File: flow/config.mk
export PLATFORM = sky130hd
export DESIGN_NAME = top
export DESIGN_NICKNAME = top
export VERILOG_FILES = /design/flow/design.v
export SDC_FILE = /design/flow/constraint.sdc
export NUM_CORES = 4
export LEC_CHECK = 0
export ABC_AREA = 1
export CAP_MARGIN = 40
export CORE_MARGIN = 2
export CORE_UTILIZATION = 72
export CTS_CLUSTER_DIAMETER = 374
export CTS_CLUSTER_SIZE = 22
export SETUP_SLACK_MARGIN = -0.3
export SLEW_MARGIN = 20
File: flow/constraint.sdc
create_clock -name core_clock -period 4.87 [get_ports {clk}]
set_input_delay 0.9740 -clock core_clock [delete_from_list [all_inputs] [get_ports {clk}]]
set_output_delay 0.9740 -clock core_clock [all_outputs]
set_load 0.01 [all_outputs]
File: flow/design.v
module top#(parameter m = 7)(
    input clk,
    input signed [m-1:0]noise_in,
    output reg signed [2*m-1:0]filter_out
);
    localparam signed [m-1:0] tap0 = 5;
    localparam signed [m-1:0] tap1 = 8;
    localparam signed [m-1:0] tap2 = 11;
    localparam signed [m-1:0] tap3 = 15;
    localparam signed [m-1:0] tap4 = 17;
    localparam signed [m-1:0] tap5 = 18;
    localparam signed [m-1:0] tap6 = 17;
    localparam signed [m-1:0] tap7 = 15;
    localparam signed [m-1:0] tap8 = 11;
    localparam signed [m-1:0] tap9 = 8;
    localparam signed [m-1:0] tap10 = 5;
    reg signed [m-1:0] register_0;
    reg signed [m-1:0] register_1;
    reg signed [m-1:0] register_2;
    reg signed [m-1:0] register_3;
    reg signed [m-1:0] register_4;
    reg signed [m-1:0] register_5;
    reg signed [m-1:0] register_6;
    reg signed [m-1:0] register_7;
    reg signed [m-1:0] register_8;
    reg signed [m-1:0] register_9;
    always@(posedge clk) begin
        register_0 <= noise_in;
        register_1 <= register_0;
        register_2 <= register_1;
        register_3 <= register_2;
        register_4 <= register_3;
        register_5 <= register_4;
        register_6 <= register_5;
        register_7 <= register_6;
        register_8 <= register_7;
        register_9 <= register_8;  
        filter_out <=  noise_in * tap0 +
                            register_0 * tap1 +
                            register_1 * tap2 +
                            register_2 * tap3 +
                            register_3 * tap4 +
                            register_4 * tap5 +
                            register_5 * tap6 +
                            register_6 * tap7 +
                            register_7 * tap8 +
                            register_8 * tap9 +
                            register_9 * tap10;
    end
endmodule
File: flow/run.sh
#!/bin/bash
# the make line also repeats each setting of config.mk as NAME=value (left out here)
make -C /OpenROAD-flow-scripts/flow DESIGN_CONFIG=/design/flow/config.mk WORK_HOME=/design/flow/orfs CLKGATE_MAP_FILE= finish
==> GITHUB_STEP_SUMMARY, run 1 <==
## Implementation flow summary

| Metric | Value |
|---|---|
| Status | failed layout checks |
| SO Faults | negative setup slack |
| # nets final | between 1000 and 1500 |
| Via Count | a little over 6000 |
| Buf/Inv on CP | 11 |
| Final Critical Period | roughly 6.6 ns |
| Syn Inst Count | around 910 |
| Clock Pin Slew Worst Setup and Hold Paths | about 0.070 ns |
| Final ANT Viol Nets | 0 |
| Post-synthesis cell type count | 22 |
| Pin count of the biggest net entering global routing | 15 |
| Buffers on Ports | 21 |
| Synth Area in Compound Gates | 0.0114 |
| Crit path kind | in -> reg |
| Yosys warnings | 1 |
| OpenROAD warnings | roughly 44 |
| Cycle use final | 1.35 |
| Cells in synth_stat.txt | between 900 and 1000 |
| Residual DRC count | 0 |
| Synthesized area | between 0.009 and 0.01 sq mm |
| Syn avg cell area | ~10 sq um |
| CP dominant cell by count | fa_1 |
| Vias in the first global route | ~7200 |
| Crit path from | noise_in[6] |
| Root Buffer | clkbuf_16 |
| Fa+ha+maj area frac | 0.611 |
| Antenna Cells | 0 |
| Clk_skew | about 0.0094 ns |
| Final WS setup | -1.73 ns |
| Slowest stage delay, CP | ~0.55 ns |
| GRT Util Overall | 0.332 |
| Overflow after GRT | 0 |
| TritonCTS clock tree | done |
| Setup_tns | -15.47 ns |
| CP endpoint | filter_out[7] |
| Initial antenna violation count | 0 |
| Max FO, Critical Path | 3 |
| Sequential area share after synthesis | 0.178 |
| Flops out of synthesis | 84 |
| Die height | around 120 um |
| First-pass GRT wire length | between 30000 and 40000 um |
| Top cells, area | fa_1, ha_1, dfxtp_1 |
| Worst EP arrival | approximately 6.9 ns |
| Die Wd | approximately 120 um |
| Required @ worst endpoint | between 5 and 6 ns |
| Number of fill cells in the layout | ~600 |
| Max Freq | 0.152 GHz |
| Final hold slack | 0.357 ns |
| Top non-seq family | adder cells |
| HP Start | register_8[4] |
| R2R depth | 20 |
| Io pins | 22 |
| # setup viols final | 11 |
| FP Rows | 41 |
| Clk latency of the worst-skew pair | 0.36 ns |
| Worst Hold End | register_9[4] |
| Top cells by count, synth | inv_1, fa_1, ha_1, dfxtp_1, nand2_1 |
| Final core occ | 0.881 |
| Core area | about 0.013 sq mm |
| Dpl cell area | ~0.011 sq mm |
| Max H-tree Level | 3 |
| Post-synthesis xor/xnor area fraction | 0.0177 |
| Nets at Floorplan | between 1000 and 1500 |
| Design area | about 0.011 sq mm |
| Stages on the worst setup path | 24 |
| Worst reg2reg endpoint | filter_out[9] |
| CTS Hold Buffers Added | 0 |
| Sequence of cells on the critical path | buf_8 > clkinvlp_4 > fa_1 > inv_2 > ha_4 > fa_1 > fa_1 > inv_2 > fa_1 > inv_1 > fa_1 > fa_1 > fa_1 > inv_1 > fa_1 > inv_2 > ha_4 > a21oi_4 > o21ai_4 > buf_4 > buf_6 > buf_4 > buf_6 > xor2_1 |
| HPWL Detailed | 17300 um |
| GPL Wtd Cong | around 0.84 |
| Worst Hold Class | reg -> reg |
| Pins Over Slew Limit | 0 |
| Die area | around 0.014 sq mm |
| Logic area | roughly 0.0067 sq mm |
| Drt wl/cell | between 15 and 20 um |
| Slowest-stage cell, CP | fa_1 |
| Synthesis-to-layout area growth | 18.9% |
| Fin. Hold Viols | 0 |
| Hold path depth | 0 |
| MaxCap Viol Count | 0 |
| Yosys Chip Area | 0.00943 sq mm |
| Post-Route WL | roughly 21000 um |
| Post-synth top flop | dfxtp_1 |
| Yosys top cell by area | fa_1 |
| Async S/R FF share, synth | 0 |
| CTS Buf Count | 9 |
| Area fraction in mux cells | 0 |
| Worst R2R Start | register_2[2] |
| Top-area cell share | 0.395 |
| Top delay family on crit path | adder cells |
| FP Core Util | 0.741 |
| Unrepaired setup endpoints after global routing | yes |
| Deepest clock path buffer count | 2 |
| Simple-Gate Area Share | 0.0447 |
| Worst Setup Start Kind | input port |
| Reg2Reg Setup Slack | -1.59 ns |
| Flop area | between 0.0015 and 0.002 sq mm |
| Clk sink count | ~84 |
| DR iter-0 viols | about 290 |
| Slew headroom | 0.742 |
| Vias per cell | between 5 and 6 |
| Worst Max-Slew Pin Slew | just under 0.4 ns |
| CP Capture Type | flip-flop |
| Iteration tally of the first detailed-router pass | 5 |
| Post-synth EDFFs | 0 |
| Most numerous cell in the Yosys netlist | inv_1 |
-- layout make-up --
cell class              count  area share
well taps                 172      0.0192
inverters                 341       0.115
flip-flops and latches     84       0.150
clock inverters             4     0.00491
repair buffers            120      0.0880
clock buffers              12      0.0238
multi-input cells         482       0.599
-- stage by stage --
step,setup slack [ns],std cells
after floorplan,-1.60,909
after global placement,-2.40,1195
after detailed placement,-2.53,1195
after CTS,-1.70,1213
after global routing,-1.84,1215
final,-1.73,1215
-- repair_timing --
action,4_1_cts,5_1_grt
gates resized,50,36
setup endpoints to repair,11,11
pin swaps,48,35
buffers inserted,3,4
-- metal layers --
layer	share of wire	wire [um]	up-vias	track usage
li1	-	-	2855	-
met1	0.38	8080	3081	0.370
met2	0.55	11700	114	0.610
met3	0.030	650	65	0.0637
met4	0.045	962	0	0.154
met5	0	0	-	0
==> run 2, diff against run 1 <==
- ABC_AREA: 1 -> default
- CAP_MARGIN: 40 -> 20
- CORE_ASPECT_RATIO: default -> 0.5
- CORE_UTILIZATION: 72 -> 44
- CTS_CLUSTER_DIAMETER: 374 -> 396
- CTS_CLUSTER_SIZE: 22 -> 20
- PLACE_DENSITY: default -> 0.66
- SETUP_SLACK_MARGIN: -0.3 -> default
- SLEW_MARGIN: 20 -> 35
- clock period: 4.87 -> 10.0 ns (I/O delays scaled with it)
==> GITHUB_STEP_SUMMARY, run 2 <==
## Implementation flow summary

| Metric | Value |
|---|---|
| Worst EP arrival | about 8.8 ns |
| Synthesized area | between 0.009 and 0.01 sq mm |
| Vias in the first global route | around 5900 |
| Yosys top cell by area | fa_1 |
| Sequential area share after synthesis | 0.182 |
| Flops out of synthesis | 84 |
| CP Capture Type | flip-flop |
| Final Critical Period | about 8.6 ns |
| Residual DRC count | 0 |
| # setup viols final | 0 |
| Clk sink count | ~84 |
| Flop area | approximately 0.0017 sq mm |
| Worst Setup Start Kind | input port |
| Yosys Chip Area | about 0.0093 sq mm |
| TritonCTS clock tree | done |
| Max FO, Critical Path | 5 |
| Reg2Reg Setup Slack | between 3 and 4 ns |
| Vias per cell | between 4 and 5 |
| DR iter-0 viols | 130 |
| Clk latency of the worst-skew pair | 0.35 ns |
| Worst Hold Class | reg -> reg |
| MaxCap Viol Count | 0 |
| Synthesis-to-layout area growth | 9.22% |
| Die area | between 0.02 and 0.025 sq mm |
| Syn Inst Count | between 800 and 900 |
| Antenna Cells | 0 |
| Required @ worst endpoint | just over 10 ns |
| Synth Area in Compound Gates | 0.0219 |
| Iteration tally of the first detailed-router pass | 4 |
| Most numerous cell in the Yosys netlist | inv_1 |
| Cells in synth_stat.txt | 837 |
| Number of fill cells in the layout | roughly 1800 |
| Via Count | around 5100 |
| Crit path kind | in -> reg |
| R2R depth | 20 |
| Top non-seq family | adder cells |
| Async S/R FF share, synth | 0 |
| Max Freq | roughly 0.12 GHz |
| Fa+ha+maj area frac | 0.623 |
| # nets final | approximately 1200 |
| Post-synthesis cell type count | 26 |
| Worst Hold End | register_9[5] |
| Post-synth EDFFs | 0 |
| Final hold slack | between 0.3 and 0.4 ns |
| FP Rows | 37 |
| Cycle use final | 0.858 |
| Post-Route WL | between 15000 and 20000 um |
| Drt wl/cell | about 15 um |
| Sequence of cells on the critical path | clkdlybuf4s50_1 > inv_1 > fa_1 > inv_1 > ha_1 > fa_1 > fa_1 > inv_1 > fa_1 > inv_1 > fa_1 > fa_1 > fa_1 > inv_1 > fa_1 > inv_1 > ha_1 > and2_1 > o21ai_0 > nand3_1 > a21oi_1 > xnor2_1 > xnor2_1 |
| Buffers on Ports | 21 |
| Top-area cell share | 0.402 |
| Max H-tree Level | 3 |
| CP dominant cell by count | fa_1 |
| Post-cts repair resize count | 0 |
| Top delay family on crit path | adder cells |
| Fin. Hold Viols | 0 |
| OpenROAD warnings | 39 |
| Post-CTS Setup Repair Bufs | 0 |
| Status | timing/DRC/antenna clean |
| Stages on the worst setup path | 23 |
| Top cells, area | fa_1, ha_1, dfxtp_1 |
| CTS Hold Buffers Added | 0 |
| GRT Util Overall | 0.176 |
| Core area | roughly 0.02 sq mm |
| Syn avg cell area | ~11 sq um |
| Yosys warnings | 1 |
| Logic area | ~0.0064 sq mm |
| Clock Pin Slew Worst Setup and Hold Paths | approximately 0.070 ns |
| Slowest stage delay, CP | between 0.6 and 0.7 ns |
| Nets at Floorplan | around 1200 |
| Post-synth top flop | dfxtp_1 |
| Overflow after GRT | 0 |
| Slowest-stage cell, CP | clkdlybuf4s50_1 |
| Final std cells w/o fill | 1145 |
| Worst R2R Start | register_2[6] |
| HP Start | register_8[5] |
| Design area | ~0.010 sq mm |
| Pins Over Slew Limit | 0 |
| FP Core Util | 0.449 |
| Deepest clock path buffer count | 2 |
| Dpl cell area | just under 0.01 sq mm |
| Top cells by count, synth | inv_1, fa_1, ha_1, dfxtp_1, xnor2_1 |
| CTS Buf Count | 9 |
| GPL Wtd Cong | ~0.8 |
| Unrepaired setup endpoints after global routing | no |
| Io pins | 22 |
| Pin count of the biggest net entering global routing | 17 |
| Post-synthesis xor/xnor area fraction | 0.0327 |
| Area fraction in mux cells | 0 |
| Slew headroom | 0.653 |
| Crit path from | noise_in[6] |
| Worst Max-Slew Pin Slew | 0.517 ns |
| Initial antenna violation count | 0 |
| Die Wd | about 210 um |
| HPWL Detailed | 14900 um |
| Worst reg2reg endpoint | filter_out[13] |
| Setup_tns | 0 ns |
| Hold path depth | 0 |
| First-pass GRT wire length | between 20000 and 30000 um |
| Placed cell count | 1129 |
| Final ANT Viol Nets | 0 |
| Die height | about 110 um |
| Root Buffer | clkbuf_16 |
| CP endpoint | filter_out[13] |
| Simple-Gate Area Share | 0.0138 |
| Clk_skew | 0.00777 ns |
| Buf/Inv on CP | 7 |
## run 2: area by class of cell
cell class	count	area share
Timing Repair Buffer	21	0.0208
Clock inverter	7	0.00830
Clock buffer	9	0.0223
Multi-Input combinational cell	440	0.633
Sequential cell	84	0.166
Inverter	311	0.116
Tap cell	273	0.0338
## run 2: metal layers
metal  part of all wire  GRT usage  up-vias
met3              0.024     0.0334       16
li1                   -          -     2471
met5                  0          0        -
met2               0.49      0.293       47
met1               0.48      0.238     2587
met4              0.014     0.0429        0
## run 2: per-stage QoR
stage / util / worst slack [ns]
after global placement: 0.476 / 1.10
after global routing: 0.491 / 1.10
after detailed placement: 0.476 / 1.00
final: 0.491 / 1.42
after floorplan: - / 2.11
after CTS: 0.491 / 1.37
==> run 3, diff against run 2 <==
- CORE_ASPECT_RATIO: 0.5 -> default
- CORE_UTILIZATION: 44 -> 50
- CTS_CLUSTER_DIAMETER: 396 -> 54
==> GITHUB_STEP_SUMMARY, run 3 <==
## Implementation flow summary

| Metric | Value |
|---|---|
| Status | timing/DRC/antenna clean |
| Cycle use final | 0.858 |
| OpenROAD warnings | 39 |
| Setup_tns | 0 ns |
| Required @ worst endpoint | between 10 and 15 ns |
| Worst Hold Class | reg -> reg |
| Worst EP arrival | 8.86 ns |
| Final Critical Period | approximately 8.6 ns |
| Core area | about 0.018 sq mm |
| Max Freq | approximately 0.12 GHz |
| Clk_skew | 0.00887 ns |
| Unrepaired setup endpoints after global routing | no |
| # setup viols final | 0 |
| Iteration tally of the first detailed-router pass | 27 |
| Worst reg2reg endpoint | filter_out[11] |
| GRT Util Overall | 0.188 |
| Crit path kind | in -> reg |
| Max FO, Critical Path | 5 |
| Post-synth EDFFs | 0 |
| Initial antenna violation count | 0 |
| Top delay family on crit path | adder cells |
| Pre-CTS WS | approximately 1.1 ns |
| Slew headroom | 0.665 |
| Reg2Reg Setup Slack | 3.07 ns |
| Top-area cell share | 0.402 |
| GPL Wtd Cong | between 0.7 and 0.8 |
| Max H-tree Level | 3 |
| Yosys top cell by area | fa_1 |
| Die area | between 0.015 and 0.02 sq mm |
| Post-cts repair resize count | 0 |
| Vias in the first global route | approximately 5600 |
| R2R depth | 20 |
| Post-synthesis cell type count | 26 |
| CTS Buf Count | 9 |
| Post-synth top flop | dfxtp_1 |
| # nets final | roughly 1200 |
| Post-CTS Setup Repair Bufs | 0 |
| Synthesized area | 0.00925 sq mm |
| Clk latency of the worst-skew pair | approximately 0.35 ns |
| Antenna Cells | 0 |
| Pin count of the biggest net entering global routing | 14 |
| Via Count | a little under 5000 |
| Stages on the worst setup path | 23 |
| Syn Inst Count | ~840 |
| HP Start | register_8[4] |
| Post-synthesis xor/xnor area fraction | 0.0327 |
| Slowest-stage cell, CP | clkdlybuf4s50_1 |
| TritonCTS clock tree | done |
| Placed cell count | ~1100 |
| Vias per cell | 4.51 |
| Final WS setup | roughly 1.4 ns |
| Synth Area in Compound Gates | 0.0219 |
| Area fraction in mux cells | 0 |
| CTS Hold Buffers Added | 0 |
| Simple-Gate Area Share | 0.0138 |
| Syn avg cell area | roughly 11 sq um |
| Hold path depth | 0 |
| FP Core Util | 0.512 |
| DR iter-0 viols | approximately 140 |
| Overflow after GRT | 0 |
| Sequence of cells on the critical path | clkdlybuf4s50_1 > inv_1 > fa_1 > inv_1 > ha_1 > fa_1 > fa_1 > inv_1 > fa_1 > inv_1 > fa_1 > fa_1 > fa_1 > inv_1 > fa_1 > inv_1 > ha_1 > and2_1 > o21ai_0 > nand3b_1 > a21o_1 > a21oi_1 > xnor2_1 |
| Most numerous cell in the Yosys netlist | inv_1 |
| Pins Over Slew Limit | 0 |
| Slowest stage delay, CP | approximately 0.61 ns |
| CP endpoint | filter_out[11] |
| First-pass GRT wire length | ~28000 um |
| Top non-seq family | adder cells |
| Io pins | 22 |
| Worst Hold End | register_9[4] |
| Clk sink count | ~84 |
| Worst R2R Start | register_2[6] |
| Clock Pin Slew Worst Setup and Hold Paths | about 0.07 ns |
| Drt wl/cell | between 10 and 15 um |
| Worst Max-Slew Pin Slew | 0.498 ns |
| Synthesis-to-layout area growth | 8.42% |
| Yosys Chip Area | 0.00925 sq mm |
| Final hold slack | roughly 0.35 ns |
| Die height | between 100 and 150 um |
| Cells in synth_stat.txt | approximately 840 |
| HPWL Detailed | 14100 um |
| Final ANT Viol Nets | 0 |
| Post-Route WL | between 15000 and 20000 um |
| Buffers on Ports | 21 |
| MaxCap Viol Count | 0 |
| Root Buffer | clkbuf_16 |
| Deepest clock path buffer count | 2 |
| Number of fill cells in the layout | 1592 |
| Residual DRC count | 0 |
| FP Rows | 49 |
| Crit path from | noise_in[6] |
| Fa+ha+maj area frac | 0.623 |
| Top cells, area | fa_1, ha_1, dfxtp_1 |
| Buf/Inv on CP | 7 |
| Top cells by count, synth | inv_1, fa_1, ha_1, dfxtp_1, xnor2_1 |
| Final std cells w/o fill | approximately 1100 |
| CP dominant cell by count | fa_1 |
| Die Wd | between 100 and 150 um |
| Yosys warnings | 1 |
| Sequential area share after synthesis | 0.182 |
| Worst Setup Start Kind | input port |
| CP Capture Type | flip-flop |
| Async S/R FF share, synth | 0 |
| Flops out of synthesis | 84 |
| Nets at Floorplan | 1194 |
| Fin. Hold Viols | 0 |
run 3: layout make-up:
cell class / instances / area [sq um] / area share
multi-input cells: 440 / 6400 / 0.638
flip-flops and latches: 84 / 1680 / 0.168
inverters: 311 / 1170 / 0.116
well taps: 229 / 287 / 0.0286
clock buffers: 10 / 239 / 0.0238
repair buffers: 21 / 210 / 0.0210
clock inverters: 4 / 51.3 / 0.00511
run 3: per-stage QoR:
step	area [sq um]	util
floorplan	9250	-
global placement	9740	0.539
detailed placement	9740	0.539
CTS	10000	0.555
global route	10000	0.555
finish	10000	0.555
run 3: routing by layer:
metal  vias to the layer above  GRT usage  part of all wire
li1                       2474          -                 -
met1                      2429      0.252              0.45
met2                        34      0.325              0.52
met3                        16     0.0232             0.017
met4                         0     0.0526             0.015
met5                         -          0                 0
==> run 4, diff against run 3 <==
- ABC_AREA: default -> 0
- CORE_ASPECT_RATIO: default -> 0.53
- CORE_MARGIN: 2 -> 9
- CORE_UTILIZATION: 50 -> 70
- CTS_CLUSTER_DIAMETER: 54 -> 321
- CTS_CLUSTER_SIZE: 20 -> default
- MAX_ROUTING_LAYER: default -> met4
- MIN_ROUTING_LAYER: default -> met2
- PLACE_DENSITY: 0.66 -> 0.71
- SETUP_SLACK_MARGIN: default -> -0.77
- SLEW_MARGIN: 35 -> 20
- TNS_END_PERCENT: default -> 60
- clock period: 10.0 -> 9.2 ns (I/O delays scaled with it)
==> GITHUB_STEP_SUMMARY, run 4 <==
## Implementation flow summary

| Metric | Value |
|---|---|
| Status | timing/DRC/antenna clean |
| Stages on the worst setup path | 23 |
| Synthesis-to-layout area growth | 7.94% |
| Top cells, area | fa_1, ha_1, dfxtp_1 |
| MaxCap Viol Count | 0 |
| GRT Util Overall | 0.426 |
| Dpl cell area | around 0.0097 sq mm |
| R2R depth | 20 |
| Initial antenna violation count | 1 |
| Syn avg cell area | 11.1 sq um |
| Via Count | between 7000 and 8000 |
| Post-synth top flop | dfxtp_1 |
| Synth Area in Compound Gates | 0.0219 |
| Post-Route WL | between 20000 and 25000 um |
| HP Start | register_8[4] |
| Flop area | 0.00168 sq mm |
| Clk sink count | about 84 |
| HPWL Detailed | roughly 17000 um |
| FP Core Util | 0.721 |
| Hold path depth | 0 |
| Cells in synth_stat.txt | about 840 |
| Design area | around 0.01 sq mm |
| Deepest clock path buffer count | 2 |
| Worst reg2reg endpoint | filter_out[11] |
| Residual DRC count | 0 |
| Pin count of the biggest net entering global routing | 19 |
| Number of fill cells in the layout | 853 |
| # setup viols final | 0 |
| Slew headroom | 0.452 |
| Io pins | 22 |
| Reg2Reg Setup Slack | ~2.0 ns |
| Yosys warnings | 1 |
| First-pass GRT wire length | about 36000 um |
| Post-cts repair resize count | 0 |
| Top-area cell share | 0.402 |
| Top delay family on crit path | adder cells |
| DR iter-0 viols | ~1100 |
| Overflow after GRT | 0 |
| Unrepaired setup endpoints after global routing | no |
| Worst Setup Start Kind | input port |
| Syn Inst Count | 837 |
| Post-synthesis xor/xnor area fraction | 0.0327 |
| TritonCTS clock tree | done |
| Vias per cell | around 7.2 |
| Yosys Chip Area | between 0.009 and 0.01 sq mm |
| Sequential area share after synthesis | 0.182 |
| Worst Max-Slew Pin Slew | 0.821 ns |
| Post-synth EDFFs | 0 |
| GPL Wtd Cong | about 1.0 |
| Max FO, Critical Path | 5 |
| Worst R2R Start | register_2[6] |
| # nets final | between 1000 and 1500 |
| Fa+ha+maj area frac | 0.623 |
| Nets at Floorplan | 1194 |
| Top cells by count, synth | inv_1, fa_1, ha_1, dfxtp_1, xnor2_1 |
| Max H-tree Level | 3 |
| Final core occ | 0.778 |
| Worst EP arrival | between 8 and 9 ns |
| Vias in the first global route | ~9700 |
| Post-synthesis cell type count | 26 |
| Setup_tns | 0 ns |
| Simple-Gate Area Share | 0.0138 |
| Buffers on Ports | 21 |
| Drt wl/cell | roughly 21 um |
| Yosys top cell by area | fa_1 |
| Crit path kind | in -> reg |
| Iteration tally of the first detailed-router pass | 10 |
| Clock Pin Slew Worst Setup and Hold Paths | roughly 0.080 ns |
| Clk_skew | 0.0102 ns |
| Post-CTS Setup Repair Bufs | 0 |
| Worst Hold Class | reg -> reg |
| Buf/Inv on CP | 7 |
| Slowest stage delay, CP | approximately 0.60 ns |
| Required @ worst endpoint | roughly 9.5 ns |
| Worst Hold End | register_9[4] |
| Max Freq | ~0.12 GHz |
| CTS Buf Count | 9 |
| Core area | ~0.013 sq mm |
| Die height | 102 um |
| Die Wd | about 180 um |
| Fin. Hold Viols | 0 |
| Clk latency of the worst-skew pair | between 0.3 and 0.4 ns |
| CP dominant cell by count | fa_1 |
| OpenROAD warnings | ~43 |
| Pins Over Slew Limit | 0 |
| Crit path from | noise_in[6] |
| Most numerous cell in the Yosys netlist | inv_1 |
| Die area | 0.0179 sq mm |
| Area fraction in mux cells | 0 |
| Root Buffer | clkbuf_16 |
| Logic area | 0.00640 sq mm |
| Flops out of synthesis | approximately 84 |
| CTS Hold Buffers Added | 0 |
| Sequence of cells on the critical path | clkdlybuf4s50_1 > inv_1 > fa_1 > inv_1 > ha_1 > fa_1 > fa_1 > inv_1 > fa_1 > inv_1 > fa_1 > fa_1 > fa_1 > inv_1 > fa_1 > inv_1 > ha_1 > and2_1 > o21ai_0 > nand3b_1 > a21o_1 > a21oi_1 > xnor2_1 |
| Cycle use final | 0.911 |
| CP endpoint | filter_out[11] |
| Final ANT Viol Nets | 0 |
| Async S/R FF share, synth | 0 |
| CP Capture Type | flip-flop |
| Synthesized area | ~0.0093 sq mm |
| Slowest-stage cell, CP | clkdlybuf4s50_1 |
| Final Critical Period | 8.38 ns |
| Top non-seq family | adder cells |
| FP Rows | 30 |
[run 4: area by class of cell]
class | instances | share of cell area
repair buffers | 21 | 0.0210
flip-flops and latches | 84 | 0.168
multi-input cells | 440 | 0.640
diodes | 5 | 0.00125
well taps | 176 | 0.0220
clock buffers | 9 | 0.0226
clock inverters | 7 | 0.00739
inverters | 311 | 0.117
[run 4: per-stage QoR]
| step | std cells | hold WS (ns) | setup slack, ns |
|---|---|---|---|
| CTS | 1048 | 0.356 | 0.853 |
| global placement | 1032 | 0.337 | 0.624 |
| global route | 1053 | 0.366 | 0.448 |
| floorplan | 837 | 0.331 | 1.47 |
| finish | 1053 | 0.358 | 0.821 |
| detailed placement | 1032 | 0.340 | 0.512 |
[run 4: layer usage]
metal / vias up / global-route usage / share of wire
met2: 1997 / 0.430 / 0.44
met4: 0 / 0.0651 / 0.082
met1: 2856 / - / 0
met5: - / - / 0
li1: 2469 / - / -
met3: 227 / 0.626 / 0.48
==> run 5, diff against run 4 <==
- ABC_AREA: 0 -> 1
- CORE_ASPECT_RATIO: 0.53 -> default
- CORE_MARGIN: 9 -> 2
- CORE_UTILIZATION: 70 -> 72
- CTS_CLUSTER_DIAMETER: 321 -> 98
- MAX_ROUTING_LAYER: met4 -> default
- MIN_ROUTING_LAYER: met2 -> default
- PLACE_DENSITY: 0.71 -> default
- PLACE_DENSITY_LB_ADDON: default -> 0.2
- SETUP_SLACK_MARGIN: -0.77 -> 1.56
- TNS_END_PERCENT: 60 -> default
- clock period: 9.2 -> 5.93 ns (I/O delays scaled with it)
==> GITHUB_STEP_SUMMARY, run 5 <==
## Implementation flow summary

| Metric | Value |
|---|---|
| Slowest stage delay, CP | around 0.6 ns |
| TritonCTS clock tree | done |
| HP Start | register_8[5] |
| Vias per cell | about 5.5 |
| Max FO, Critical Path | 3 |
| # nets final | approximately 1400 |
| Synth Area in Compound Gates | 0.0114 |
| Top cells by count, synth | inv_1, fa_1, ha_1, dfxtp_1, nand2_1 |
| Post-synthesis xor/xnor area fraction | 0.0177 |
| Clock Pin Slew Worst Setup and Hold Paths | approximately 0.060 ns |
| Final Critical Period | roughly 6.9 ns |
| Worst Hold End | register_9[5] |
| Final WS setup | -0.933 ns |
| First-pass GRT wire length | 37900 um |
| Yosys warnings | 1 |
| R2R depth | 25 |
| Clk sink count | 84 |
| Syn Inst Count | 909 |
| # setup viols final | 10 |
| Drt wl/cell | between 20 and 25 um |
| Placed cell count | roughly 1200 |
| HPWL Detailed | approximately 18000 um |
| MaxCap Viol Count | 0 |
| Async S/R FF share, synth | 0 |
| GPL Wtd Cong | 0.918 |
| Pins Over Slew Limit | 0 |
| Residual DRC count | 0 |
| Stages on the worst setup path | 28 |
| DR iter-0 viols | approximately 290 |
| CP Capture Type | flip-flop |
| GRT Util Overall | 0.358 |
| Fa+ha+maj area frac | 0.611 |
| Die Wd | 118 um |
| Via Count | between 6000 and 7000 |
| Top non-seq family | adder cells |
| Yosys Chip Area | 0.00943 sq mm |
| Core area | roughly 0.013 sq mm |
| Top delay family on crit path | adder cells |
| Die height | roughly 120 um |
| Yosys top cell by area | fa_1 |
| Logic area | between 0.006 and 0.007 sq mm |
| Flop area | 0.00168 sq mm |
| OpenROAD warnings | ~42 |
| Clk_skew | 0.0101 ns |
| Hold path depth | 0 |
| Post-synth EDFFs | 0 |
| Flops out of synthesis | 84 |
| Final hold slack | between 0.3 and 0.4 ns |
| Max Freq | about 0.15 GHz |
| Pin count of the biggest net entering global routing | 15 |
| Slew headroom | 0.651 |
| Slowest-stage cell, CP | fa_1 |
| Buffers on Ports | 21 |
| Final ANT Viol Nets | 0 |
| Die area | roughly 0.014 sq mm |
| Fin. Hold Viols | 0 |
| Worst Setup Start Kind | input port |
| Post-Route WL | ~24000 um |
| Cells in synth_stat.txt | about 910 |
| Area fraction in mux cells | 0 |
| Cycle use final | 1.16 |
| Crit path from | noise_in[6] |
| Overflow after GRT | 0 |
| Max H-tree Level | 3 |
| Worst reg2reg endpoint | filter_out[13] |
| CP dominant cell by count | fa_1 |
| Initial antenna violation count | 0 |
| CP endpoint | filter_out[13] |
| Simple-Gate Area Share | 0.0447 |
| Clk latency of the worst-skew pair | between 0.3 and 0.4 ns |
| Final std cells w/o fill | between 1000 and 1500 |
| Synthesis-to-layout area growth | 16.6% |
| Top-area cell share | 0.395 |
| SO Faults | negative setup slack |
| Worst R2R Start | register_2[2] |
| Vias in the first global route | 7714 |
| Sequential area share after synthesis | 0.178 |
| Worst Hold Class | reg -> reg |
| Worst Max-Slew Pin Slew | 0.520 ns |
| Number of fill cells in the layout | roughly 640 |
| Reg2Reg Setup Slack | -0.66 ns |
| Most numerous cell in the Yosys netlist | inv_1 |
| Nets at Floorplan | 1266 |
| Required @ worst endpoint | between 6 and 7 ns |
| Buf/Inv on CP | 10 |
| Post-synth top flop | dfxtp_1 |
| Synthesized area | about 0.0094 sq mm |
| Top cells, area | fa_1, ha_1, dfxtp_1 |
| CTS Buf Count | 9 |
| Unrepaired setup endpoints after global routing | yes |
| Crit path kind | in -> reg |
| Syn avg cell area | around 10 sq um |
| FP Rows | 41 |
| Status | failed layout checks |
| Iteration tally of the first detailed-router pass | 4 |
| Deepest clock path buffer count | 2 |
| Io pins | 22 |
| Worst EP arrival | a little over 7 ns |
| Antenna Cells | 0 |
| Root Buffer | clkbuf_16 |
| FP Core Util | 0.741 |
| CTS Hold Buffers Added | 0 |
| Post-synthesis cell type count | 22 |
## run 5: what timing repair did
| action | CTS | global route |
|---|---|---|
| setup buffers | 5 | 0 |
| gates resized | 74 | 24 |
| pin swaps | 74 | 41 |
| setup endpoints to repair | 11 | 11 |
## run 5: per-layer routing
layer / part of all wire / global-route usage / up-vias
met4: 0.078 / 0.202 / 0
met3: 0.049 / 0.0681 / 144
met2: 0.54 / 0.665 / 275
li1: - / - / 2799
met5: 0 / 0 / -
met1: 0.33 / 0.378 / 3265
## run 5: cell type report
class / instances / area share
Multi-Input combinational cell: 482 / 0.613
Inverter: 341 / 0.118
Clock inverter: 6 / 0.00364
Sequential cell: 84 / 0.153
Tap cell: 172 / 0.0196
Clock buffer: 10 / 0.0208
Timing Repair Buffer: 93 / 0.0724
## run 5: stage by stage
| step | TNS (ns) | cell area (sq um) | worst slack, ns | utilization |
|---|---|---|---|---|
| floorplan | -4.64 | 9540 | -0.749 | - |
| global placement | -13.49 | 10500 | -1.54 | 0.822 |
| detailed placement | -15.33 | 10500 | -1.79 | 0.822 |
| CTS | -5.87 | 10900 | -0.830 | 0.858 |
| global route | -7.41 | 11000 | -1.03 | 0.864 |
| finish | -6.51 | 11000 | -0.933 | 0.864 |
==> run 6, diff against run 5 <==
- CAP_MARGIN: 20 -> 5
- CTS_CLUSTER_DIAMETER: 98 -> 280
- PLACE_DENSITY_LB_ADDON: 0.2 -> default
- SETUP_SLACK_MARGIN: 1.56 -> default
- clock period: 5.93 -> 5.79 ns (I/O delays scaled with it)
==> GITHUB_STEP_SUMMARY, run 6 <==
## Implementation flow summary

| Metric | Value |
|---|---|
| Status | failed layout checks |
| SO Faults | negative setup slack |
| MaxCap Viol Count | 0 |
| Fin. Hold Viols | 0 |
| Clk sink count | around 84 |
| DR iter-0 viols | ~260 |
| First-pass GRT wire length | between 30000 and 40000 um |
| Die area | ~0.014 sq mm |
| Reg2Reg Setup Slack | -0.68 ns |
| Root Buffer | clkbuf_16 |
| Most numerous cell in the Yosys netlist | inv_1 |
| Slowest stage delay, CP | around 0.54 ns |
| Buffers on Ports | 21 |
| Synthesized area | roughly 0.0094 sq mm |
| Worst Max-Slew Pin Slew | between 0.3 and 0.4 ns |
| Cycle use final | 1.17 |
| Post-Route WL | ~21000 um |
| Flops out of synthesis | 84 |
| OpenROAD warnings | around 44 |
| Final Critical Period | 6.76 ns |
| Final ANT Viol Nets | 0 |
| Via Count | between 6000 and 7000 |
| HPWL Detailed | ~17000 um |
| Die Wd | around 120 um |
| Crit path kind | in -> reg |
| Clock Pin Slew Worst Setup and Hold Paths | 0.07 ns |
| Max FO, Critical Path | 2 |
| Overflow after GRT | 0 |
| Hold path depth | 0 |
| Top-area cell share | 0.395 |
| Required @ worst endpoint | 6.06 ns |
| Clk_skew | approximately 0.0083 ns |
| Nets at Floorplan | around 1300 |
| Vias in the first global route | between 7000 and 8000 |
| Post-synth top flop | dfxtp_1 |
| Syn avg cell area | between 10 and 15 sq um |
| # setup viols final | 10 |
| Worst Hold Class | reg -> reg |
| Synth Area in Compound Gates | 0.0114 |
| Area fraction in mux cells | 0 |
| FP Rows | between 40 and 50 |
| Synthesis-to-layout area growth | 18.2% |
| Worst Hold End | register_9[2] |
| Yosys top cell by area | fa_1 |
| Stages on the worst setup path | 24 |
| Crit path from | noise_in[3] |
| Core area | about 0.013 sq mm |
| Die height | 118 um |
| Setup_tns | -7.55 ns |
| Top delay family on crit path | adder cells |
| Max H-tree Level | 3 |
| Post-synth EDFFs | 0 |
| CP endpoint | filter_out[9] |
| Yosys warnings | 1 |
| Max Freq | 0.148 GHz |
| Iteration tally of the first detailed-router pass | 4 |
| Final WS setup | -0.972 ns |
| Antenna Cells | 0 |
| Final core occ | 0.876 |
| CTS Buf Count | 9 |
| Unrepaired setup endpoints after global routing | yes |
| Worst R2R Start | register_2[2] |
| Worst reg2reg endpoint | filter_out[9] |
| Buf/Inv on CP | 9 |
| HP Start | register_8[2] |
| Top cells by count, synth | inv_1, fa_1, ha_1, dfxtp_1, nand2_1 |
| Fa+ha+maj area frac | 0.611 |
| Io pins | 22 |
| Drt wl/cell | 17.3 um |
| # nets final | 1388 |
| FP Core Util | 0.741 |
| Async S/R FF share, synth | 0 |
| Post-synthesis cell type count | 22 |
| Yosys Chip Area | between 0.009 and 0.01 sq mm |
| GPL Wtd Cong | 0.877 |
| Top non-seq family | adder cells |
| R2R depth | 21 |
| CP Capture Type | flip-flop |
| Simple-Gate Area Share | 0.0447 |
| Sequential area share after synthesis | 0.178 |
| Slowest-stage cell, CP | fa_2 |
| Clk latency of the worst-skew pair | ~0.35 ns |
| Slew headroom | 0.750 |
| Initial antenna violation count | 0 |
| Worst Setup Start Kind | input port |
| Cells in synth_stat.txt | a little over 900 |
| Pin count of the biggest net entering global routing | 15 |
| Worst EP arrival | 7.03 ns |
| Top cells, area | fa_1, ha_1, dfxtp_1 |
| Residual DRC count | 0 |
| Vias per cell | a little over 5 |
| Post-synthesis xor/xnor area fraction | 0.0177 |
| TritonCTS clock tree | done |
| Syn Inst Count | 909 |
| Deepest clock path buffer count | 2 |
| Sequence of cells on the critical path | buf_2 > fa_1 > ha_4 > inv_1 > fa_2 > inv_2 > ha_4 > inv_1 > fa_1 > inv_1 > fa_1 > fa_1 > inv_1 > fa_1 > fa_1 > inv_1 > ha_2 > inv_2 > fa_2 > o21ai_2 > buf_4 > a21oi_2 > o21ai_1 > xor2_1 |
| CP dominant cell by count | fa_1 |
| GRT Util Overall | 0.320 |
| Pins Over Slew Limit | 0 |
[run 6: layout make-up]
| class | count | area, sq um |
|---|---|---|
| Clock buffer | 10 | 229 |
| Clock inverter | 6 | 40.0 |
| Fill cell | 623 | 1580 |
| Inverter | 341 | 1290 |
| Multi-Input combinational cell | 482 | 6750 |
| Sequential cell | 84 | 1680 |
| Tap cell | 172 | 215 |
| Timing Repair Buffer | 113 | 936 |
[run 6: stage by stage]
step | worst slack (ns) | area, sq um | instances | hold WS (ns)
after global placement | -1.67 | 10600 | 1183 | 0.335
after global routing | -1.11 | 11100 | 1208 | 0.363
after CTS | -0.926 | 11000 | 1203 | 0.357
after detailed placement | -1.81 | 10600 | 1183 | 0.340
after floorplan | -0.861 | 9530 | 909 | 0.331
final | -0.972 | 11100 | 1208 | 0.357
[run 6: layer usage]
layer | routed length, um | global-route usage | part of all wire | vias to the layer above
met1 | 8040 | 0.368 | 0.39 | 3079
li1 | - | - | - | 2840
met3 | 645 | 0.0497 | 0.031 | 47
met4 | 578 | 0.102 | 0.028 | 0
met5 | 0 | 0 | 0 | -
met2 | 11600 | 0.607 | 0.56 | 110
[run 6: timing repair]
| action | in CTS | in global routing |
|---|---|---|
| setup endpoints to repair | 11 | 10 |
| resized | 60 | 33 |
| hold buffers | 0 | 0 |
| buffers inserted | 4 | 6 |
| hold endpoints to repair | 0 | 0 |
| pin swaps | 69 | 65 |
==> run 7, diff against run 6 <==
- CAP_MARGIN: 5 -> 20
- CTS_CLUSTER_DIAMETER: 280 -> default
- CTS_CLUSTER_SIZE: default -> 89
- clock period: 5.79 -> 5.54 ns (I/O delays scaled with it)
==> GITHUB_STEP_SUMMARY, run 7 <==
## Implementation flow summary

| Metric | Value |
|---|---|
| Status | failed layout checks |
| SO Faults | negative setup slack |
| Fin. Hold Viols | 0 |
| Cycle use final | 1.21 |
| GRT Util Overall | 0.331 |
| Nets at Floorplan | between 1000 and 1500 |
| Post-synth top flop | dfxtp_1 |
| Die height | around 120 um |
| Worst Setup Start Kind | input port |
| Worst Hold End | register_9[1] |
| Post-synth EDFFs | 0 |
| Overflow after GRT | 0 |
| Buf/Inv on CP | 10 |
| Post-Route WL | around 21000 um |
| Slowest stage delay, CP | ~0.54 ns |
| Clock Pin Slew Worst Setup and Hold Paths | ~0.060 ns |
| Final Critical Period | around 6.7 ns |
| R2R depth | 22 |
| MaxCap Viol Count | 0 |
| Worst EP arrival | between 6 and 7 ns |
| Die Wd | 118 um |
| Slowest-stage cell, CP | fa_1 |
| Final core occ | 0.877 |
| Final ANT Viol Nets | 0 |
| CTS Buf Count | 9 |
| Top-area cell share | 0.395 |
| Flop area | about 0.0017 sq mm |
| Initial antenna violation count | 0 |
| Max H-tree Level | 3 |
| Synthesis-to-layout area growth | 18.4% |
| Simple-Gate Area Share | 0.0447 |
| # nets final | between 1000 and 1500 |
| Worst R2R Start | register_2[2] |
| Top cells by count, synth | inv_1, fa_1, ha_1, dfxtp_1, nand2_1 |
| Required @ worst endpoint | ~5.8 ns |
| Worst Hold Class | reg -> reg |
| Metal-1 WL | 7940 um |
| Final hold slack | roughly 0.35 ns |
| Yosys warnings | 1 |
| Synth Area in Compound Gates | 0.0114 |
| Antenna Cells | 0 |
| Pin count of the biggest net entering global routing | 15 |
| Syn Inst Count | just over 900 |
| Reg2Reg Setup Slack | -0.85 ns |
| CP dominant cell by count | fa_1 |
| FP Rows | approximately 41 |
| Final std cells w/o fill | 1210 |
| Synthesized area | about 0.0094 sq mm |
| Clk latency of the worst-skew pair | 0.35 ns |
| Pre-CTS WS | -1.98 ns |
| Root Buffer | clkbuf_16 |
| Top cells, area | fa_1, ha_1, dfxtp_1 |
| First-pass GRT wire length | about 35000 um |
| Post-synthesis cell type count | 22 |
| Most numerous cell in the Yosys netlist | inv_1 |
| Yosys Chip Area | between 0.009 and 0.01 sq mm |
| Routed wl met2 | 11400 um |
| Syn avg cell area | between 10 and 15 sq um |
| Async S/R FF share, synth | 0 |
| DR iter-0 viols | about 310 |
| Max Freq | 0.149 GHz |
| Crit path kind | in -> reg |
| Slew headroom | 0.702 |
| Worst reg2reg endpoint | filter_out[9] |
| Max FO, Critical Path | 4 |
| Buffers on Ports | 21 |
| OpenROAD warnings | 44 |
| Residual DRC count | 0 |
| CP Capture Type | flip-flop |
| FP Core Util | 0.741 |
| Area fraction in mux cells | 0 |
| Core area | between 0.01 and 0.015 sq mm |
| Die area | around 0.014 sq mm |
| Top non-seq family | adder cells |
| Stages on the worst setup path | 25 |
| Flops out of synthesis | between 80 and 90 |
| Placed cell count | 1190 |
| Clk_skew | roughly 0.0091 ns |
| Vias in the first global route | 7338 |
| CP endpoint | filter_out[9] |
| Pins Over Slew Limit | 0 |
| Post-synthesis xor/xnor area fraction | 0.0177 |
| Clk sink count | between 80 and 90 |
| Highest metal used | met4 |
| Unrepaired setup endpoints after global routing | yes |
| Worst Max-Slew Pin Slew | between 0.4 and 0.5 ns |
| Number of fill cells in the layout | 623 |
| Fa+ha+maj area frac | 0.611 |
| DR WL met3 | 677 um |
| HPWL Detailed | around 17000 um |
| Yosys top cell by area | fa_1 |
| GPL Wtd Cong | approximately 0.84 |
| Deepest clock path buffer count | 2 |
| Crit path from | noise_in[6] |
| Sequential area share after synthesis | 0.178 |
| TritonCTS clock tree | done |
| Logic area | roughly 0.0067 sq mm |
| Vias per cell | 5.05 |
| Top delay family on crit path | adder cells |
| Via Count | around 6100 |
| # setup viols final | 10 |
| Final WS setup | -1.17 ns |
| Hold path depth | 0 |
| Cells in synth_stat.txt | around 910 |
| Drt wl/cell | ~17 um |
| Iteration tally of the first detailed-router pass | 4 |
| HP Start | register_8[1] |
| Io pins | 22 |
run 7: area by class of cell:
class / instances / share of cell area
Clock buffer: 11 / 0.0217
Clock inverter: 5 / 0.00538
Tap cell: 172 / 0.0193
Multi-Input combinational cell: 482 / 0.602
Inverter: 341 / 0.116
Sequential cell: 84 / 0.151
Timing Repair Buffer: 115 / 0.0854
run 7: stage by stage:
stage	instance area, sq um	TNS, ns
finish	11200	-9.08
detailed placement	10600	-17.93
floorplan	9530	-7.77
global placement	10600	-17.15
global route	11200	-10.87
CTS	11100	-8.52
run 7: what timing repair did:
item | 4_1_cts | 5_1_grt
gates resized | 60 | 21
setup endpoints to repair | 11 | 11
buffers inserted | 3 | 1
hold buffers | 0 | 0
pin swaps | 60 | 13
run 7: per-layer routing:
layer / vias to the layer above / track usage
met5: - / 0
met4: 0 / 0.156
met3: 76 / 0.0589
met2: 132 / 0.612
met1: 3054 / 0.367
li1: 2849 / -
==> run 8, diff against run 7 <==
- ABC_AREA: 1 -> default
- CELL_PAD_IN_SITES_GLOBAL_PLACEMENT: default -> 3
- CORE_ASPECT_RATIO: default -> 1.55
- CORE_UTILIZATION: 72 -> 40
- CTS_CLUSTER_DIAMETER: default -> 225
- CTS_CLUSTER_SIZE: 89 -> 28
- GPL_TIMING_DRIVEN: default -> 0
- HOLD_SLACK_MARGIN: default -> -0.06
- MAX_ROUTING_LAYER: default -> met4
- MIN_ROUTING_LAYER: default -> met2
- PLACE_DENSITY: default -> 0.54
- SLEW_MARGIN: 20 -> 0
- clock period: 5.54 -> 10.0 ns (I/O delays scaled with it)
==> GITHUB_STEP_SUMMARY, run 8 <==
## Implementation flow summary

| Metric | Value |
|---|---|
| Post-cts repair resize count | 0 |
| CP endpoint | filter_out[11] |
| Most numerous cell in the Yosys netlist | inv_1 |
| HPWL Detailed | between 15000 and 20000 um |
| TritonCTS clock tree | done |
| Vias per cell | slightly above 6 |
| Die area | between 0.02 and 0.025 sq mm |
| Final std cells w/o fill | ~1200 |
| Worst Setup Start Kind | input port |
| Io pins | 22 |
| Worst EP arrival | between 9 and 10 ns |
| Iteration tally of the first detailed-router pass | 5 |
| Pins Over Slew Limit | 0 |
| Top-area cell share | 0.402 |
| MaxCap Viol Count | 0 |
| Buffers on Ports | 21 |
| Top non-seq family | adder cells |
| # setup viols final | 0 |
| Deepest clock path buffer count | 2 |
| Top cells, area | fa_1, ha_1, dfxtp_1 |
| First-pass GRT wire length | about 33000 um |
| CTS Hold Buffers Added | 0 |
| Top cells by count, synth | inv_1, fa_1, ha_1, dfxtp_1, xnor2_1 |
| Root Buffer | clkbuf_16 |
| Yosys warnings | 1 |
| Unrepaired setup endpoints after global routing | no |
| Simple-Gate Area Share | 0.0138 |
| Slew headroom | 0.624 |
| CP Capture Type | flip-flop |
| Reg2Reg Setup Slack | 2.93 ns |
| Final Critical Period | roughly 8.8 ns |
| CTS Buf Count | 9 |
| Post-synth EDFFs | 0 |
| Worst Hold End | register_9[3] |
| OpenROAD warnings | ~41 |
| Synth Area in Compound Gates | 0.0219 |
| Worst Hold Class | reg -> reg |
| DR iter-0 viols | roughly 650 |
| Crit path kind | in -> reg |
| Top delay family on crit path | adder cells |
| Async S/R FF share, synth | 0 |
| Clk latency of the worst-skew pair | around 0.35 ns |
| Post-synthesis cell type count | 26 |
| FP Rows | 69 |
| Yosys Chip Area | between 0.009 and 0.01 sq mm |
| Antenna Cells | 0 |
| Worst R2R Start | register_2[6] |
| Synthesis-to-layout area growth | 9.29% |
| Sequence of cells on the critical path | clkdlybuf4s50_1 > inv_1 > fa_1 > inv_1 > ha_1 > fa_1 > fa_1 > inv_1 > fa_1 > inv_1 > fa_1 > fa_1 > fa_1 > inv_1 > fa_1 > inv_1 > ha_1 > and2_1 > o21ai_0 > nand3b_1 > a21o_1 > a21oi_1 > xnor2_1 |
| Residual DRC count | 0 |
| Drt wl/cell | ~17 um |
| R2R depth | 20 |
| Synthesized area | about 0.0093 sq mm |
| Overflow after GRT | 0 |
| Yosys top cell by area | fa_1 |
| Max H-tree Level | 3 |
| Clock Pin Slew Worst Setup and Hold Paths | roughly 0.06 ns |
| Worst reg2reg endpoint | filter_out[11] |
| Required @ worst endpoint | about 10 ns |
| Slowest-stage cell, CP | fa_1 |
| Core area | approximately 0.023 sq mm |
| Sequential area share after synthesis | 0.182 |
| Status | timing/DRC/antenna clean |
| # nets final | 1226 |
| Placed cell count | between 1000 and 1500 |
| Cycle use final | 0.879 |
| Syn Inst Count | roughly 840 |
| Hold path depth | 0 |
| Clk_skew | between 0.009 and 0.01 ns |
| FP Core Util | 0.406 |
| GPL Wtd Cong | ~0.85 |
| Pin count of the biggest net entering global routing | 13 |
| Post-synthesis xor/xnor area fraction | 0.0327 |
| Die height | between 150 and 200 um |
| Post-CTS Setup Repair Bufs | 0 |
| Nets at Floorplan | approximately 1200 |
| Fa+ha+maj area frac | 0.623 |
| Initial antenna violation count | 0 |
| Via Count | roughly 7000 |
| Die Wd | 126 um |
| Final ANT Viol Nets | 0 |
| Worst Max-Slew Pin Slew | roughly 0.56 ns |
| GRT Util Overall | 0.277 |
| CP dominant cell by count | fa_1 |
| Setup_tns | 0 ns |
| Slowest stage delay, CP | about 0.62 ns |
| Fin. Hold Viols | 0 |
| Stages on the worst setup path | 23 |
| Cells in synth_stat.txt | ~840 |
| Post-synth top flop | dfxtp_1 |
| Max Freq | roughly 0.11 GHz |
| Buf/Inv on CP | 7 |
| Vias in the first global route | around 8900 |
| Crit path from | noise_in[6] |
| Post-Route WL | 20000 um |
| Area fraction in mux cells | 0 |
| Clk sink count | ~84 |
| Max FO, Critical Path | 5 |
| Flops out of synthesis | 84 |
| Syn avg cell area | 11.1 sq um |
| HP Start | register_8[3] |
## run 8: stage by stage
step           setup WS (ns)  area (sq um)  utilization  hold slack [ns]
5_1_grt                0.832         10100        0.444            0.366
2_1_floorplan           2.11          9250            -            0.331
4_1_cts                 1.18         10100        0.444            0.354
3_5_place_dp           0.814          9820        0.431            0.338
3_3_place_gp           0.922          9820        0.431            0.336
6_report                1.21         10100        0.444            0.352
## run 8: metal layers
layer,vias to the layer above,track usage,part of all wire
met3,94,0.313,0.31
met5,-,-,0
met1,2844,-,0
met2,1647,0.362,0.64
li1,2462,-,-
met4,0,0.0505,0.054
## run 8: final cells by class
class | count | area [sq um]
Timing Repair Buffer | 21 | 210
Tap cell | 284 | 355
Sequential cell | 84 | 1680
Clock inverter | 3 | 65.1
Inverter | 311 | 1170
Fill cell | 2259 | 12700
Clock buffer | 10 | 229
Multi-Input combinational cell | 440 | 6400
Buffer | 2 | 7.51
==> run 9, diff against run 8 <==
- CAP_MARGIN: 20 -> 5
- CELL_PAD_IN_SITES_GLOBAL_PLACEMENT: 3 -> default
- CORE_ASPECT_RATIO: 1.55 -> default
- CORE_UTILIZATION: 40 -> 72
- CTS_CLUSTER_DIAMETER: 225 -> 25
- CTS_CLUSTER_SIZE: 28 -> default
- GPL_TIMING_DRIVEN: 0 -> default
- HOLD_SLACK_MARGIN: -0.06 -> default
- MAX_ROUTING_LAYER: met4 -> default
- MIN_ROUTING_LAYER: met2 -> default
- PLACE_DENSITY: 0.54 -> default
- SETUP_SLACK_MARGIN: default -> 0.67
- SLEW_MARGIN: 0 -> 20
- clock period: 10.0 -> 5.94 ns (I/O delays scaled with it)
==> GITHUB_STEP_SUMMARY, run 9 <==
## Implementation flow summary

| Metric | Value |
|---|---|
| Status | failed layout checks |
| SO Faults | negative setup slack |
| Max FO, Critical Path | 3 |
| Final WS setup | -0.913 ns |
| CTS Buf Count | 9 |
| DR iter-0 viols | roughly 190 |
| Io pins | 22 |
| Crit path kind | in -> reg |
| TritonCTS clock tree | done |
| Worst Max-Slew Pin Slew | about 0.55 ns |
| Core area | roughly 0.013 sq mm |
| Cells in synth_stat.txt | approximately 840 |
| Initial antenna violation count | 0 |
| Worst Hold Class | reg -> reg |
| Area fraction in mux cells | 0 |
| Final core occ | 0.869 |
| Stages on the worst setup path | 24 |
| Reg2Reg Setup Slack | -0.58 ns |
| Final hold slack | ~0.35 ns |
| Worst reg2reg endpoint | filter_out[11] |
| Clock Pin Slew Worst Setup and Hold Paths | 0.06 ns |
| Syn Inst Count | about 840 |
| Post-Route WL | roughly 19000 um |
| Die Wd | approximately 120 um |
| Yosys top cell by area | fa_1 |
| CP dominant cell by count | fa_1 |
| Top-area cell share | 0.402 |
| # setup viols final | 10 |
| Post-synth EDFFs | 0 |
| Post-synthesis cell type count | 26 |
| Final Critical Period | ~7 ns |
| Simple-Gate Area Share | 0.0138 |
| Async S/R FF share, synth | 0 |
| Required @ worst endpoint | roughly 6.2 ns |
| Buf/Inv on CP | 8 |
| FP Core Util | 0.736 |
| Antenna Cells | 0 |
| Setup_tns | -6.57 ns |
| Post-synth top flop | dfxtp_1 |
| Max Freq | 0.146 GHz |
| Sequence of cells on the critical path | buf_8 > clkinvlp_4 > buf_6 > fa_1 > inv_2 > ha_4 > fa_2 > fa_1 > inv_2 > fa_1 > inv_2 > fa_1 > fa_1 > fa_1 > inv_2 > fa_1 > inv_2 > ha_4 > and2_4 > o21ai_4 > nand3b_1 > a21o_1 > a21oi_2 > xnor2_1 |
| Top cells, area | fa_1, ha_1, dfxtp_1 |
| Cycle use final | 1.15 |
| Synthesized area | roughly 0.009 sq mm |
| Overflow after GRT | 0 |
| CP Capture Type | flip-flop |
| Synth Area in Compound Gates | 0.0219 |
| Max H-tree Level | 3 |
| Yosys warnings | 1 |
| Pin count of the biggest net entering global routing | 15 |
| Slowest stage delay, CP | around 0.6 ns |
| CP endpoint | filter_out[11] |
| Crit path from | noise_in[6] |
| Nets at Floorplan | roughly 1200 |
| Iteration tally of the first detailed-router pass | 4 |
| MaxCap Viol Count | 0 |
| HP Start | register_8[1] |
| Worst R2R Start | register_2[3] |
| HPWL Detailed | approximately 16000 um |
| Most numerous cell in the Yosys netlist | inv_1 |
| Worst Setup Start Kind | input port |
| Yosys Chip Area | a little over 0.009 sq mm |
| Top cells by count, synth | inv_1, fa_1, ha_1, dfxtp_1, xnor2_1 |
| Flops out of synthesis | about 84 |
| Worst Hold End | register_9[1] |
| FP Rows | roughly 40 |
| Synthesis-to-layout area growth | 18.0% |
| Die area | 0.0138 sq mm |
| GPL Wtd Cong | about 0.86 |
| Vias per cell | around 5 |
| Die height | between 100 and 150 um |
| Fin. Hold Viols | 0 |
| OpenROAD warnings | ~44 |
| Top delay family on crit path | adder cells |
| # nets final | ~1300 |
| Fa+ha+maj area frac | 0.623 |
| Drt wl/cell | ~17 um |
| Clk sink count | between 80 and 90 |
| Via Count | roughly 5600 |
| Vias in the first global route | roughly 6700 |
| Clk latency of the worst-skew pair | about 0.35 ns |
| Buffers on Ports | 21 |
| Syn avg cell area | approximately 11 sq um |
| First-pass GRT wire length | approximately 32000 um |
| Top non-seq family | adder cells |
| Pre-CTS WS | -1.83 ns |
| Slowest-stage cell, CP | fa_1 |
| Residual DRC count | 0 |
| Deepest clock path buffer count | 2 |
| Unrepaired setup endpoints after global routing | yes |
| GRT Util Overall | 0.304 |
| Post-synthesis xor/xnor area fraction | 0.0327 |
| Slew headroom | 0.630 |
| Pins Over Slew Limit | 0 |
| R2R depth | 18 |
| Clk_skew | roughly 0.0044 ns |
| Final ANT Viol Nets | 0 |
| Sequential area share after synthesis | 0.182 |
| Hold path depth | 0 |
| Worst EP arrival | around 7 ns |
| Root Buffer | clkbuf_16 |
==> run 9: layer usage <==
layer | vias to the layer above | global-route usage | share of wire
met4 | 0 | 0.143 | 0.046
li1 | 2637 | - | -
met5 | - | 0 | 0
met3 | 58 | 0.0452 | 0.027
met2 | 94 | 0.536 | 0.53
met1 | 2842 | 0.370 | 0.40
==> run 9: cell type report <==
| class | count | area [sq um] |
|---|---|---|
| fill | 597 | 1650 |
| clock buffer | 10 | 239 |
| clock inverter | 5 | 36.3 |
| sequential | 84 | 1680 |
| multi-input combinational | 440 | 6710 |
| inverter | 311 | 1180 |
| timing repair buffer | 101 | 857 |
| tap | 172 | 215 |
==> run 9: through the flow <==
| step | instance area, sq um | cells |
|---|---|---|
| 2_1_floorplan | 9420 | 837 |
| 3_3_place_gp | 10400 | 1101 |
| 3_5_place_dp | 10400 | 1101 |
| 4_1_cts | 10800 | 1119 |
| 5_1_grt | 10900 | 1123 |
| 6_report | 10900 | 1123 |
==> run 9: what timing repair did <==
| item | CTS | global route |
|---|---|---|
| pin swaps | 29 | 46 |
| gates resized | 55 | 30 |
| endpoints found under the setup margin | 11 | 11 |
| hold buffers | 0 | 0 |
| buffers inserted | 3 | 4 |
==> run 10, diff against run 9 <==
- ABC_AREA: default -> 1
- CAP_MARGIN: 5 -> 40
- CELL_PAD_IN_SITES_DETAIL_PLACEMENT: default -> 2
- CELL_PAD_IN_SITES_GLOBAL_PLACEMENT: default -> 2
- CORE_UTILIZATION: 72 -> 30
- CTS_CLUSTER_DIAMETER: 25 -> 345
- GPL_ROUTABILITY_DRIVEN: default -> 1
- GPL_TIMING_DRIVEN: default -> 0
- HOLD_SLACK_MARGIN: default -> 0.01
- MAX_ROUTING_LAYER: default -> met4
- MIN_ROUTING_LAYER: default -> met2
- SETUP_SLACK_MARGIN: 0.67 -> 2.27
- SLEW_MARGIN: 20 -> 0
- TNS_END_PERCENT: default -> 5
- clock period: 5.94 -> 10.0 ns (I/O delays scaled with it)
==> GITHUB_STEP_SUMMARY, run 10 <==
## Implementation flow summary

| Metric | Value |
|---|---|
| Status | timing/DRC/antenna clean |
| OpenROAD warnings | around 42 |
| Synth Area in Compound Gates | 0.0114 |
| Residual DRC count | 0 |
| Die height | 181 um |
| CP endpoint | filter_out[12] |
| FP Rows | 64 |
| Fin. Hold Viols | 0 |
| Yosys top cell by area | fa_1 |
| Max FO, Critical Path | 5 |
| Top cells, area | fa_1, ha_1, dfxtp_1 |
| Final hold slack | 0.351 ns |
| DR iter-0 viols | approximately 550 |
| Synthesis-to-layout area growth | 13.5% |
| Vias per cell | 5.63 |
| Cycle use final | 0.772 |
| HPWL Detailed | ~19000 um |
| Top non-seq family | adder cells |
| Vias in the first global route | a little over 10000 |
| Clk_skew | roughly 0.013 ns |
| Die Wd | ~180 um |
| Pins Over Slew Limit | 0 |
| Sequential area share after synthesis | 0.178 |
| Root Buffer | clkbuf_16 |
| Final Critical Period | roughly 7.7 ns |
| Slowest-stage cell, CP | fa_1 |
| Overflow after GRT | 0 |
| Worst Setup Start Kind | input port |
| Post-synthesis xor/xnor area fraction | 0.0177 |
| R2R depth | 26 |
| Clk sink count | 84 |
| Simple-Gate Area Share | 0.0447 |
| Top-area cell share | 0.395 |
| CP dominant cell by count | fa_1 |
| Number of fill cells in the layout | 3360 |
| Pin count of the biggest net entering global routing | 14 |
| Drt wl/cell | 16.8 um |
| Reg2Reg Setup Slack | around 3.4 ns |
| Core area | 0.0307 sq mm |
| Worst reg2reg endpoint | filter_out[13] |
| Logic area | 0.00664 sq mm |
| Worst Hold End | register_9[2] |
| Clk latency of the worst-skew pair | 0.36 ns |
| GPL Wtd Cong | 0.723 |
| Post-Route WL | ~23000 um |
| Fa+ha+maj area frac | 0.611 |
| Worst R2R Start | register_6[6] |
| Max H-tree Level | 3 |
| Post-synth EDFFs | 0 |
| Final core occ | 0.348 |
| GRT Util Overall | 0.241 |
| Slowest stage delay, CP | 0.62 ns |
| Max Freq | between 0.1 and 0.15 GHz |
| Worst EP arrival | 7.97 ns |
| Clock Pin Slew Worst Setup and Hold Paths | around 0.07 ns |
| Hold path depth | 0 |
| Post-synthesis cell type count | 22 |
| CTS Hold Buffers Added | 0 |
| Top delay family on crit path | adder cells |
| Async S/R FF share, synth | 0 |
| # nets final | roughly 1300 |
| Via Count | between 7000 and 8000 |
| Syn Inst Count | 909 |
| CTS Buf Count | 9 |
| Buffers on Ports | 21 |
| Deepest clock path buffer count | 2 |
| Setup_tns | 0 ns |
| First-pass GRT wire length | 37500 um |
| MaxCap Viol Count | 0 |
| Flop area | roughly 0.0017 sq mm |
| Iteration tally of the first detailed-router pass | 5 |
| Syn avg cell area | just over 10 sq um |
| FP Core Util | 0.307 |
| Crit path kind | in -> reg |
| Top cells by count, synth | inv_1, fa_1, ha_1, dfxtp_1, nand2_1 |
| Most numerous cell in the Yosys netlist | inv_1 |
| Post-synth top flop | dfxtp_1 |
| Worst Max-Slew Pin Slew | around 0.55 ns |
| Required @ worst endpoint | slightly above 10 ns |
| HP Start | register_8[2] |
| Buf/Inv on CP | 8 |
| Crit path from | noise_in[6] |
| Unrepaired setup endpoints after global routing | yes |
| Yosys warnings | 1 |
| Die area | roughly 0.033 sq mm |
| Slew headroom | 0.634 |
| Cells in synth_stat.txt | 909 |
| Area fraction in mux cells | 0 |
| Yosys Chip Area | roughly 0.0094 sq mm |
| Initial antenna violation count | 0 |
| Flops out of synthesis | between 80 and 90 |
| Synthesized area | ~0.0094 sq mm |
| Final ANT Viol Nets | 0 |
| CP Capture Type | flip-flop |
| Stages on the worst setup path | 25 |
| Antenna Cells | 0 |
| Nets at Floorplan | 1266 |
| # setup viols final | 0 |
| Io pins | 22 |
| Worst Hold Class | reg -> reg |
| TritonCTS clock tree | done |
## run 10: repair_timing
item | 4_1_cts | 5_1_grt
gates resized | 60 | 9
setup endpoints to repair | 8 | 7
pin swaps | 54 | 13
setup buffers | 7 | 1
## run 10: layer usage
metal | global-route usage | up-vias | share of wire
li1 | - | 2658 | -
met1 | - | 3036 | 0
met2 | 0.292 | 1862 | 0.60
met3 | 0.305 | 39 | 0.38
met4 | 0.0302 | 0 | 0.017
met5 | - | - | 0
## run 10: area by class of cell
type                    count  share of cell area
well taps                 396              0.0463
plain buffers               2            0.000702
repair buffers             29              0.0253
inverters                 341               0.120
clock buffers              11              0.0227
multi-input cells         482               0.621
flip-flops and latches     84               0.157
clock inverters             4             0.00690
## run 10: stage by stage
step	cell area, sq um	std cells	setup WS [ns]
floorplan	9470	909	2.27
global placement	10200	1326	0.934
detailed placement	10200	1326	0.860
CTS	10700	1348	2.27
global route	10700	1349	2.00
finish	10700	1349	2.28
